==> inputs of run R <==
// badicecream
module badicecream(input         Clk,                 
                             Reset,               
                             frame_clk,           
                input [10:0]   DrawX, DrawY ,    
				input [15:0]   keycode,				  
               	output logic is_BI	,			 
				output logic [10:0] BI_X, BI_Y,
				input logic up_wall, down_wall , left_wall, right_wall,
				output logic [10:0] BI_X_Pos, BI_Y_Pos,
				output logic [5:0] BI_BlkX_Pos, BI_BlkY_Pos
              );
clock: 7.18 ns
lec_check: 0
cap_margin: 5
cell_pad_in_sites_detail_placement: 1
core_margin: 5
core_utilization: 27
cts_cluster_size: 10
gpl_routability_driven: 0
max_routing_layer: met5
min_routing_layer: met1
slew_margin: 20
tns_end_percent: 60
run.sh (not shown) runs the stock make flow with config.mk's settings and CLKGATE_MAP_FILE=.
==> run M: changes against run R <==
==> flow/config.mk (replaced) <==
export PLATFORM = sky130hd
export DESIGN_NAME = badicecream
export DESIGN_NICKNAME = badicecream
export VERILOG_FILES = /design/flow/design.v
export SDC_FILE = /design/flow/constraint.sdc
export NUM_CORES = 4
export LEC_CHECK = 0
export CAP_MARGIN = 20
export CORE_MARGIN = 2
export CORE_UTILIZATION = 40
export SLEW_MARGIN = 40
==> flow/constraint.sdc (replaced) <==
create_clock -name core_clock -period 11.9 [get_ports {Clk}]
set_input_delay 2.3800 -clock core_clock [delete_from_list [all_inputs] [get_ports {Clk}]]
set_output_delay 2.3800 -clock core_clock [all_outputs]
set_load 0.01 [all_outputs]
==> summary.txt <==
Purpose: to document the outcome of synthesis and place and route.

Power
The combinational fraction of design power is 23.3%. The power consumption is 677 uW.

Critical path
The delay of the slowest cell on the worst path is 0.65 ns. The buffer and inverter count on the worst path is 4. The slowest cell on the critical path is sky130_fd_sc_hd__or4b_2.

STA
The setup TNS after final layout is 0 ns.

Cells and area
Summing all multi-input logic gate instances after layout gives 4340 um2. Counting the fill cells in the layout gives 1371.

Die
Before placement the cells fill 41.1% of the core.

Run status
The flow ran to the end and the layout has no timing, DRC or antenna violations.
Source of the figures above: run M

==> summary.txt <==
Purpose: to document the outcome of synthesis and place and route.

Cells and area
The filler cells instantiated in the layout total 2595. The logic area is 4660 um2.

Critical path
The largest single stage delay on the critical path is 0.58 ns. The slowest cell on the critical path is sky130_fd_sc_hd__or4_4.

Run status
The flow ran to the end, but the layout failed its checks. The run did not pass the layout checks because of negative setup slack.

Power
The design draws 1.23 mW.

STA
The final worst-path setup slack is -0.0408 ns. The number of setup violations in the final report is 18.
Source of the figures above: run R


========
==> inputs of trial 73 <==
==> flow/design.v <==
module badicecream(input         Clk,                 
                             Reset,               
                             frame_clk,           
                input [10:0]   DrawX, DrawY ,    
				input [15:0]   keycode,				  
               	output logic is_BI	,			 
				output logic [10:0] BI_X, BI_Y,
				input logic up_wall, down_wall , left_wall, right_wall,
				output logic [10:0] BI_X_Pos, BI_Y_Pos,
				output logic [5:0] BI_BlkX_Pos, BI_BlkY_Pos
              );
	enum logic[2:0] { 
					 right=3'b000, 
					 left=3'b001,
					 up=3'b010,
					 down=3'b011,
					 Halted=3'b100} Dir, Dir_in, Dir_delayed, Dir_delayed_in;
    parameter [10:0] BI_X_Corner = 11'd64;   
    parameter [10:0] BI_Y_Corner = 11'd95;   
    parameter [5:0] BI_Blk_X_Corner = 6'd1;   
    parameter [5:0] BI_Blk_Y_Corner = 6'd1;   
    parameter [10:0] BI_X_Step = 10'd1;       
    parameter [10:0] BI_Y_Step = 10'd1;       
    parameter  BI_sizeX = 6'd32;         
	parameter  BI_sizeY = 6'd48;
	logic [5:0] frame_counter, per_frame_counter;   
	logic [5:0] frame_counter_in, per_frame_counter_in;
	logic [5:0] pace_counter, pace_counter_in;
    logic [10:0] BI_X_Motion, BI_Y_Motion;
    logic [10:0] BI_X_Pos_in, BI_X_Motion_in, BI_Y_Pos_in, BI_Y_Motion_in;
	logic [5:0] BI_BlkX_Pos_in, BI_BlkY_Pos_in;
	logic [2:0] health;
	assign health = 3'd1;    
    logic frame_clk_delayed, frame_clk_rising_edge;
   always_ff @ (posedge Clk) 
	begin
        frame_clk_delayed <= frame_clk;
        frame_clk_rising_edge <= (frame_clk == 1'b1) && (frame_clk_delayed == 1'b0);
		if (Reset)
		begin
			frame_counter <= 6'b0;
			per_frame_counter <= 6'b0;
		end
		else
		begin
			frame_counter <= frame_counter_in;
			per_frame_counter <=  per_frame_counter_in;
		end
    end
	always_comb
	begin
		frame_counter_in = frame_counter;
		per_frame_counter_in = per_frame_counter;
		if (frame_clk_rising_edge)    
		begin
		per_frame_counter_in = per_frame_counter+6'b1;
		if((per_frame_counter) == 6'b000111)  
			begin
				per_frame_counter_in=6'b0;
				frame_counter_in = frame_counter+6'b1;
				if((frame_counter ) == 6'b100)  
				begin
					frame_counter_in=6'b0;
				end
			end
		end
	end
    always_ff @ (posedge Clk)
    begin
        if (Reset)
        begin
            BI_X_Pos <= BI_X_Corner;
            BI_Y_Pos <= BI_Y_Corner;
			BI_BlkX_Pos <= BI_Blk_X_Corner;
			BI_BlkY_Pos <= BI_Blk_Y_Corner;
            BI_X_Motion <= 10'd0;
            BI_Y_Motion <= 10'd0;
			pace_counter <= 6'd0;
				Dir <= Halted;
				Dir_delayed <= down;
        end
        else
        begin
			pace_counter <= pace_counter_in;
            BI_X_Pos <= BI_X_Pos_in;
            BI_Y_Pos <= BI_Y_Pos_in;
            BI_X_Motion <= BI_X_Motion_in;
            BI_Y_Motion <= BI_Y_Motion_in;
			BI_BlkX_Pos <= BI_BlkX_Pos_in;
			BI_BlkY_Pos <= BI_BlkY_Pos_in;
			Dir <= Dir_in;
			Dir_delayed <= Dir_delayed_in;
        end
    end
    always_comb
    begin
		pace_counter_in = pace_counter;
        BI_X_Pos_in = BI_X_Pos;
        BI_Y_Pos_in = BI_Y_Pos;
		BI_X_Motion_in = BI_X_Motion;
		BI_Y_Motion_in = BI_Y_Motion;
        BI_BlkX_Pos_in = BI_BlkX_Pos;    
        BI_BlkY_Pos_in = BI_BlkY_Pos;
		Dir_in = Dir;
		Dir_delayed_in = Dir_delayed;
		if(health != 0)
		begin
			if (frame_clk_rising_edge)
			begin
            	BI_X_Pos_in = BI_X_Pos + BI_X_Motion_in;
            	BI_Y_Pos_in = BI_Y_Pos + BI_Y_Motion_in;
				if (Dir == Halted)  
				begin
					if ((keycode[7:0] == 8'd26) || ((keycode[15:8] == 8'd26 )))  
					begin
						Dir_delayed_in = up;
						if(up_wall)
						begin
							BI_Y_Motion_in = 0;
							BI_X_Motion_in = 0;
							Dir_in = Halted;
						end
						else
						begin
							BI_Y_Motion_in = -BI_Y_Step;
							BI_X_Motion_in = 0;
							Dir_in = up;	
						end
					end
					else if (((keycode[7:0] == 8'd4) || keycode[15:8] == 8'd4 ))  
						begin
							Dir_delayed_in = left;
							if (left_wall)			
							begin
								BI_X_Motion_in = 0;
								BI_Y_Motion_in = 0;
								Dir_in = Halted;
							end
							else
							begin
								BI_Y_Motion_in = 0;
								BI_X_Motion_in = -BI_X_Step;
								Dir_in = left;
							end
						end
					else if((keycode[7:0] == 8'd22) || ((keycode[15:8] == 8'd22 )))  
						begin
							Dir_delayed_in = down;
							if (down_wall) 
							begin
								BI_Y_Motion_in = 0;
								BI_X_Motion_in = 0;
							Dir_in = Halted;
							end
							else
							begin
								BI_Y_Motion_in = BI_Y_Step;
								BI_X_Motion_in = 0;
								Dir_in = down;
							end
						end
					else if (((keycode[7:0]) == 8'd7) || ((keycode[15:8]) == 8'd7))  
						begin
							Dir_delayed_in = right;
							if(right_wall) 
							begin
								BI_X_Motion_in = 0;
								BI_Y_Motion_in = 0;
								Dir_in = Halted;
							end
							else
							begin
								BI_Y_Motion_in = 0;
								BI_X_Motion_in = BI_X_Step;
								Dir_in = right;	
							end
						end
					else
						begin              
						end
				end
				else  
				begin
					pace_counter_in = pace_counter + 6'd1;
					if(pace_counter == 6'd31)
					begin
						pace_counter_in = 6'd0;
						case(Dir)
							left:
							begin
								BI_BlkX_Pos_in = BI_BlkX_Pos -1;
							end
							right:
							begin
								BI_BlkX_Pos_in = BI_BlkX_Pos +1;
							end
							up:
							begin
								BI_BlkY_Pos_in = BI_BlkY_Pos -1;
							end
							down:
							begin
								BI_BlkY_Pos_in = BI_BlkY_Pos +1;
							end
							default:
							begin
								BI_BlkY_Pos_in = 0;  
							end
						endcase
						Dir_in = Halted;
						BI_Y_Motion_in = 0;
						BI_X_Motion_in = 0;						
					end
				end
			end
        end
    end
    int DistX, DistY, Size;
    assign DistX = DrawX - BI_X_Pos;
    assign DistY = DrawY - BI_Y_Pos;
    always_comb begin
		   if (DistX < BI_sizeX && DistX >= 0 && DistY<=0 && -DistY < BI_sizeY)
		  begin
        is_BI = 1'b1;
				BI_X = DrawX - BI_X_Pos+({5'b0, frame_counter}*32);
				BI_Y = DrawY - BI_Y_Pos+BI_sizeY-1+ Dir_delayed_in*48;
		  end
        else
		  begin
        is_BI = 1'b0;
				BI_X = 0;
				BI_Y = 0;
        end
    end
endmodule
==> flow/run.sh <==
#!/bin/bash
# the make line also repeats each setting of config.mk as NAME=value (left out here)
make -C /OpenROAD-flow-scripts/flow DESIGN_CONFIG=/design/flow/config.mk WORK_HOME=/design/flow/orfs CLKGATE_MAP_FILE= finish
==> flow/config.mk <==
export PLATFORM = sky130hd
export DESIGN_NAME = badicecream
export DESIGN_NICKNAME = badicecream
export VERILOG_FILES = /design/flow/design.v
export SDC_FILE = /design/flow/constraint.sdc
export NUM_CORES = 4
export LEC_CHECK = 0
export ABC_AREA = 0
export CAP_MARGIN = 20
export CORE_MARGIN = 2
export CORE_UTILIZATION = 68
export CTS_CLUSTER_DIAMETER = 244
export CTS_CLUSTER_SIZE = 31
export HOLD_SLACK_MARGIN = -0.1
export SETUP_SLACK_MARGIN = 1.88
export SLEW_MARGIN = 20
export TNS_END_PERCENT = 5
==> flow/constraint.sdc <==
create_clock -name core_clock -period 6.29 [get_ports {Clk}]
set_input_delay 1.2580 -clock core_clock [delete_from_list [all_inputs] [get_ports {Clk}]]
set_output_delay 1.2580 -clock core_clock [all_outputs]
set_load 0.01 [all_outputs]
==> trial 17: changes against trial 73 <==
Settings changed: ABC_AREA 0 to 1, CORE_UTILIZATION 68 to 62, CTS_CLUSTER_DIAMETER 244 to unset, CTS_CLUSTER_SIZE 31 to unset, HOLD_SLACK_MARGIN -0.1 to unset, SETUP_SLACK_MARGIN 1.88 to 0.2, TNS_END_PERCENT 5 to unset.
==> flow/constraint.sdc (replaced) <==
create_clock -name core_clock -period 4.29 [get_ports {Clk}]
set_input_delay 0.8580 -clock core_clock [delete_from_list [all_inputs] [get_ports {Clk}]]
set_output_delay 0.8580 -clock core_clock [all_outputs]
set_load 0.01 [all_outputs]
==> qor summary <==
	trial 73	trial 17
Complex-gate fraction of the synthesized area	0.169	0.161
Yosys-reported design area after synthesis	6000 um2	6390 um2
Syn_area_per_cell	8.22 um2	6.80 um2
Post-Synth Adder-Cell Area	0.196	0.184
Die outline area	9590 um2	11100 um2
Post-Syn Instances	730	940
Count of instantiated cells in the yosys netlist	730	940
Die W	97.9 um	106 um
Pre-CTS WS	-1.70 ns	-1.79 ns
Standard-cell row count	34	37
Post-synthesis net count	864	1074
Post-CTS Repair Setup Buffers	23	34
Cell area reported after detailed placement	7840 um2	8480 um2
Status	aborted with a tool error	failed layout checks
Stage where the flow stopped	5_1_grt	-
Reasons for failing layout checks	-	setup timing
Number of resized instances in the post-cts repair step	181	176
Power is estimated from default activity; no workload was simulated.
